Design system, start of the top module:
module system
  #(parameter WIDTH = 24)
   (input aclk,
    input aresetn,
    input [WIDTH-1:0] s_axis_tdata,
    input s_axis_tvalid,
    output s_axis_tready,
    input s_axis_tlast,
    input [3:0] s_axis_tuser,
    output [2*WIDTH-1:0] m_axis_tdata,
    output m_axis_tvalid,
    input m_axis_tready,
    output m_axis_tlast,
    output [3:0] m_axis_tuser);
    localparam SEED = 7'b1011101;
    wire [WIDTH-1:0] s2e_tdata;
    wire s2e_tvalid;
    wire s2e_tready;
    wire s2e_tlast;
    wire [3:0] s2e_tuser;
    scrambler #(.WIDTH(WIDTH), .SEED(SEED)) scrambler_i(
        .aclk(aclk),
        .aresetn(aresetn),
        .s_axis_tdata(s_axis_tdata),
        .s_axis_tvalid(s_axis_tvalid),
        .s_axis_tready(s_axis_tready),
        .s_axis_tuser(s_axis_tuser),
        .s_axis_tlast(s_axis_tlast),
        .m_axis_tdata(s2e_tdata),
        .m_axis_tvalid(s2e_tvalid),
        .m_axis_tready(s2e_tready),
        .m_axis_tuser(s2e_tuser),
        .m_axis_tlast(s2e_tlast)
    );
    encoder #(.WIDTH(WIDTH)) encoder_i(
        .aclk(aclk),
        .aresetn(aresetn),
        .s_axis_tdata(s2e_tdata),
        .s_axis_tvalid(s2e_tvalid),
        .s_axis_tready(s2e_tready),
        .s_axis_tuser(s2e_tuser),
        .s_axis_tlast(s2e_tlast),
        .m_axis_tdata(m_axis_tdata),
        .m_axis_tvalid(m_axis_tvalid),
        .m_axis_tready(m_axis_tready),
        .m_axis_tuser(m_axis_tuser),
        .m_axis_tlast(m_axis_tlast)
    );
endmodule
Size: about 97 flip-flops, roughly 88 I/O pins, about 0.0061 mm^2 of cells after synthesis.
make LEC_CHECK=0 ABC_AREA=0 CAP_MARGIN=35 CELL_PAD_IN_SITES_GLOBAL_PLACEMENT=3 CORE_MARGIN=2 CORE_UTILIZATION=48 CTS_CLUSTER_DIAMETER=351 GPL_ROUTABILITY_DRIVEN=0 GPL_TIMING_DRIVEN=1 HOLD_SLACK_MARGIN=0.23 MAX_ROUTING_LAYER=met4 MIN_ROUTING_LAYER=met2 PLACE_DENSITY_LB_ADDON=0.02 SETUP_SLACK_MARGIN=0.89 SLEW_MARGIN=30 TNS_END_PERCENT=75 finish   # period 3.34 ns
run.sh (not shown) runs the stock make flow with config.mk's settings and CLKGATE_MAP_FILE=.
The baseline failed in 3_3_place_gp with FLW-0024.
Then changed:
Settings changed: ABC_AREA 0 to default, CAP_MARGIN 35 to 0, CELL_PAD_IN_SITES_GLOBAL_PLACEMENT 3 to default, CORE_ASPECT_RATIO from default to 0.5, CTS_CLUSTER_DIAMETER 351 to 209, CTS_CLUSTER_SIZE from default to 98, GPL_ROUTABILITY_DRIVEN 0 to default, HOLD_SLACK_MARGIN 0.23 to default, MIN_ROUTING_LAYER met2 to default, PLACE_DENSITY from default to 0.35, PLACE_DENSITY_LB_ADDON 0.02 to default, SETUP_SLACK_MARGIN 0.89 to default, SLEW_MARGIN 30 to 20, TNS_END_PERCENT 75 to 100.
Effect: The new run went through all stages and came out clean; die area grows by 0.40%; synthesized area is unchanged; synthesized cell count is unchanged.
Then changed:
Settings changed: CORE_ASPECT_RATIO 0.5 to default, CORE_UTILIZATION 48 to 72, CTS_CLUSTER_DIAMETER 209 to default, CTS_CLUSTER_SIZE 98 to default, GPL_TIMING_DRIVEN 1 to default, MAX_ROUTING_LAYER met4 to default, PLACE_DENSITY 0.35 to default, TNS_END_PERCENT 100 to default.
Clock period 3.34 ns to 1.67 ns, I/O delays scaled along.
After rerunning: Now the flow died in 4_1_cts. Synthesized area does not change. Die area falls by 33%. Synthesized cell count stays the same.
Then changed:
Settings changed: ABC_AREA from default to 1, CAP_MARGIN 0 to 20, CTS_CLUSTER_SIZE from default to 98.
Clock period 1.67 ns to 2.42 ns, I/O delays scaled along.
What happened:
- The new run produced a clean layout
- synthesized area went up by 1.5%
- synthesized cell count went up by about 45%
- die area went up by 1.5%
